==> build 98 <==
==> flow/design.v (excerpt) <==
module cordic_stage (clk, reset, X_i, Y_i, Z_i, X_O, Y_O, Z_O);
Settings: LEC_CHECK=0, CAP_MARGIN=20, CORE_MARGIN=2, CORE_UTILIZATION=63, CTS_CLUSTER_DIAMETER=370, CTS_CLUSTER_SIZE=50, HOLD_SLACK_MARGIN=0.29, SETUP_SLACK_MARGIN=0.6, SLEW_MARGIN=20; clock period 2.31 ns.
run.sh (not shown) runs the stock make flow with config.mk's settings and CLKGATE_MAP_FILE=.
==> build 39 (differences from build 98) <==
==> flow/config.mk (replaced) <==
export PLATFORM = sky130hd
export DESIGN_NAME = cordic_stage
export DESIGN_NICKNAME = cordic_stage
export VERILOG_FILES = /design/flow/design.v
export SDC_FILE = /design/flow/constraint.sdc
export NUM_CORES = 4
export LEC_CHECK = 0
export CAP_MARGIN = 20
export CORE_MARGIN = 2
export CORE_UTILIZATION = 40
export SETUP_SLACK_MARGIN = 0.2
export SLEW_MARGIN = 20
==> flow/constraint.sdc (replaced) <==
create_clock -name core_clock -period 3.52 [get_ports {clk}]
set_input_delay 0.7040 -clock core_clock [delete_from_list [all_inputs] [get_ports {clk}]]
set_output_delay 0.7040 -clock core_clock [all_outputs]
set_load 0.01 [all_outputs]
==> trial 25 (differences from build 98) <==
==> flow/config.mk (replaced) <==
export PLATFORM = sky130hd
export DESIGN_NAME = cordic_stage
export DESIGN_NICKNAME = cordic_stage
export VERILOG_FILES = /design/flow/design.v
export SDC_FILE = /design/flow/constraint.sdc
export NUM_CORES = 4
export LEC_CHECK = 0
export ABC_AREA = 1
export CAP_MARGIN = 20
export CORE_MARGIN = 2
export CORE_UTILIZATION = 72
export CTS_CLUSTER_DIAMETER = 395
export SLEW_MARGIN = 20
export TNS_END_PERCENT = 45
==> flow/constraint.sdc (replaced) <==
create_clock -name core_clock -period 2.66 [get_ports {clk}]
set_input_delay 0.5320 -clock core_clock [delete_from_list [all_inputs] [get_ports {clk}]]
set_output_delay 0.5320 -clock core_clock [all_outputs]
set_load 0.01 [all_outputs]
==> trial 10 (differences from build 98) <==
==> flow/config.mk (replaced) <==
export PLATFORM = sky130hd
export DESIGN_NAME = cordic_stage
export DESIGN_NICKNAME = cordic_stage
export VERILOG_FILES = /design/flow/design.v
export SDC_FILE = /design/flow/constraint.sdc
export NUM_CORES = 4
export LEC_CHECK = 0
export CAP_MARGIN = 20
export CORE_MARGIN = 2
export CORE_UTILIZATION = 69
export CTS_CLUSTER_DIAMETER = 392
export CTS_CLUSTER_SIZE = 95
export SLEW_MARGIN = 20
==> flow/constraint.sdc (replaced) <==
create_clock -name core_clock -period 1.18 [get_ports {clk}]
set_input_delay 0.2360 -clock core_clock [delete_from_list [all_inputs] [get_ports {clk}]]
set_output_delay 0.2360 -clock core_clock [all_outputs]
set_load 0.01 [all_outputs]
==> comparison <==
- Trial 25 reached the layout checks and failed them: setup timing. Trial 10 did not get past 4_1_cts on DPL-0038. Build 39 finished with timing, DRC and antenna clean. Build 98 ended with an error in 5_1_grt.
- In build 39 the core utilization is lower than in trial 25, by 39 points.
- Against trial 25, the wire length of build 39 is lower by 17%.
- Hold slack: build 39 is higher than trial 25 (0.16 ns).
- Of trial 25 and build 39, build 39 has the higher register-to-register slack (gap 0.43 ns).
- Against trial 25, the sequential share of layout area of build 39 is higher by 1.4 points.
- Synthesized cell count is the same in build 39 and trial 10.
- In build 39 the cell count is smaller than in trial 25, by 13%.


==> inputs of build 96 <==
cordic_stage again, from the RTL that the note above started with.
clock: 2.74 ns
lec_check: 0
cap_margin: 20
cell_pad_in_sites_detail_placement: 1
core_margin: 2
core_utilization: 46
cts_cluster_diameter: 319
cts_cluster_size: 70
gpl_routability_driven: 0
max_routing_layer: met5
min_routing_layer: met2
place_density_lb_addon: 0.07
slew_margin: 20
==> inputs of build 64, as changes to build 96 <==
- CELL_PAD_IN_SITES_DETAIL_PLACEMENT: 1 -> unset
- CORE_UTILIZATION: 46 -> 70
- CTS_CLUSTER_DIAMETER: 319 -> unset
- CTS_CLUSTER_SIZE: 70 -> unset
- GPL_ROUTABILITY_DRIVEN: 0 -> unset
- MAX_ROUTING_LAYER: met5 -> unset
- MIN_ROUTING_LAYER: met2 -> unset
- PLACE_DENSITY_LB_ADDON: 0.07 -> unset
==> flow/constraint.sdc (replaced) <==
create_clock -name core_clock -period 3.17 [get_ports {clk}]
set_input_delay 0.6340 -clock core_clock [delete_from_list [all_inputs] [get_ports {clk}]]
set_output_delay 0.6340 -clock core_clock [all_outputs]
set_load 0.01 [all_outputs]
==> notes <==
Build 64 completed, yet does not pass: setup timing. Build 96 ended with an error in global routing (5_1_grt).
In synthesized cell count, build 96 and build 64 do not differ.
In area after synthesis, build 64 and build 96 do not differ.
In build 64 the die area is smaller than in build 96, by 34%.


==> inputs of wip/umber <==
cordic_stage again, from the RTL that the note above started with.
clock: 4.81 ns
lec_check: 0
cap_margin: 20
cell_pad_in_sites_global_placement: 2
core_margin: 2
core_utilization: 47
gpl_routability_driven: 0
gpl_timing_driven: 0
hold_slack_margin: 0.19
slew_margin: 20
==> wip/juniper (differences from wip/umber) <==
Settings changed: CELL_PAD_IN_SITES_GLOBAL_PLACEMENT 2 to not set, CORE_UTILIZATION 47 to 52, GPL_ROUTABILITY_DRIVEN 0 to not set, GPL_TIMING_DRIVEN 0 to not set, HOLD_SLACK_MARGIN 0.19 to not set.
==> flow/constraint.sdc (replaced) <==
create_clock -name core_clock -period 3.52 [get_ports {clk}]
set_input_delay 0.7040 -clock core_clock [delete_from_list [all_inputs] [get_ports {clk}]]
set_output_delay 0.7040 -clock core_clock [all_outputs]
set_load 0.01 [all_outputs]
==> comparison <==
- Between wip/umber and wip/juniper, the lower die size is in wip/juniper (gap about 10%, measured against wip/juniper).
- Against wip/juniper, the setup slack of wip/umber is better by 0.13 ns.
- Against wip/juniper, the core utilization of wip/umber is lower by 5.7 points.
- Against wip/juniper, the design area of wip/umber is smaller by about 0.34%.
==> figures <==
	wip/umber	wip/juniper
Count of non-CTS buffers in the layout	288	277
Launch instance of the worst register-to-register path	reg16bzout_st13.reg_out[15]	reg16bxout_st2.reg_out[8]
Result of the run	complete, no violations	complete, no violations
Worst-case headroom to the max-slew limit	20.4%	47.3%
RSZ-0062 raised after global routing	false	true
Area of all sequential standard cells	0.0157 mm²	0.0157 mm²
TritonCTS Buffers	93	91
Actual transition at the worst max-transition pin	1.18 ns	0.781 ns
Final core occ	52.7%	58.4%


==> inputs of v19 <==
cordic_stage again, from the RTL that the note above started with.
==> flow/config.mk <==
export PLATFORM = sky130hd
export DESIGN_NAME = cordic_stage
export DESIGN_NICKNAME = cordic_stage
export VERILOG_FILES = /design/flow/design.v
export SDC_FILE = /design/flow/constraint.sdc
export NUM_CORES = 4
export LEC_CHECK = 0
export ABC_AREA = 1
export CAP_MARGIN = 5
export CELL_PAD_IN_SITES_GLOBAL_PLACEMENT = 0
export CORE_MARGIN = 2
export CORE_UTILIZATION = 72
export CTS_CLUSTER_SIZE = 25
export GPL_ROUTABILITY_DRIVEN = 0
export GPL_TIMING_DRIVEN = 1
export MAX_ROUTING_LAYER = met4
export MIN_ROUTING_LAYER = met1
export PLACE_DENSITY = 0.65
export SETUP_SLACK_MARGIN = 0.5
export SLEW_MARGIN = 0
==> flow/constraint.sdc <==
create_clock -name core_clock -period 1.94 [get_ports {clk}]
set_input_delay 0.3880 -clock core_clock [delete_from_list [all_inputs] [get_ports {clk}]]
set_output_delay 0.3880 -clock core_clock [all_outputs]
set_load 0.01 [all_outputs]
==> v37: changes against v19 <==
==> flow/config.mk (replaced) <==
export PLATFORM = sky130hd
export DESIGN_NAME = cordic_stage
export DESIGN_NICKNAME = cordic_stage
export VERILOG_FILES = /design/flow/design.v
export SDC_FILE = /design/flow/constraint.sdc
export NUM_CORES = 4
export LEC_CHECK = 0
export ABC_AREA = 1
export CAP_MARGIN = 20
export CORE_MARGIN = 2
export CORE_UTILIZATION = 72
export CTS_CLUSTER_DIAMETER = 392
export CTS_CLUSTER_SIZE = 95
export SETUP_SLACK_MARGIN = 0.28
export SLEW_MARGIN = 20
export TNS_END_PERCENT = 5
==> flow/constraint.sdc (replaced) <==
create_clock -name core_clock -period 1.07 [get_ports {clk}]
set_input_delay 0.2140 -clock core_clock [delete_from_list [all_inputs] [get_ports {clk}]]
set_output_delay 0.2140 -clock core_clock [all_outputs]
set_load 0.01 [all_outputs]
==> v13: changes against v19 <==
==> flow/config.mk (replaced) <==
export PLATFORM = sky130hd
export DESIGN_NAME = cordic_stage
export DESIGN_NICKNAME = cordic_stage
export VERILOG_FILES = /design/flow/design.v
export SDC_FILE = /design/flow/constraint.sdc
export NUM_CORES = 4
export LEC_CHECK = 0
export CAP_MARGIN = 20
export CORE_MARGIN = 2
export CORE_UTILIZATION = 40
export SLEW_MARGIN = 20
==> flow/constraint.sdc (replaced) <==
create_clock -name core_clock -period 3.52 [get_ports {clk}]
set_input_delay 0.7040 -clock core_clock [delete_from_list [all_inputs] [get_ports {clk}]]
set_output_delay 0.7040 -clock core_clock [all_outputs]
set_load 0.01 [all_outputs]
==> flow_summary.yaml <==
# implementation run metrics
run_status:
  status: "aborted with a tool error"
  stop_stage: "clock tree synthesis"
  error: "[ERROR DPL-0033] detailed placement checks failed during check placement."
synthesis:
  synthCells: 8884
  avgSynthCellArea_um2: 6.76
  synth_cell_type_count: 51
  synth_top_cell_by_count: "nand2_1"
  ys_sh_mux: 0
  common_cells: "nand2_1 (1669), inv_1 (1140), a21oi_1 (1105)"
  ys_area_um2: 60100
die:
  die_area_um2: 85800
  core_region_area_um2: 82400
-- figures above: v37

==> flow_summary.yaml <==
# implementation run metrics
run_status:
  status: "aborted with a tool error"
  stop_stage: "detailed placement"
  error: "[ERROR DPL-0033] detailed placement checks failed during check placement."
synthesis:
  ys_sh_mux: 0
  synth_cell_type_count: 51
  common_cells: "nand2_1 (1669), inv_1 (1140), a21oi_1 (1105)"
  synth_top_cell_by_count: "nand2_1"
  synthCells: 8884
  avgSynthCellArea_um2: 6.76
die:
  die_area_um2: 85800
  core_region_area_um2: 82400
-- figures above: v19

==> flow_summary.yaml <==
# flow metrics
synthesis:
  synthCells: 6961
  ys_sh_mux: 0.0201
  ys_area_um2: 57900
  avgSynthCellArea_um2: 8.31
run_status:
  status: "timing/DRC/antenna clean"
die:
  core_region_area_um2: 144000
-- figures above: v13

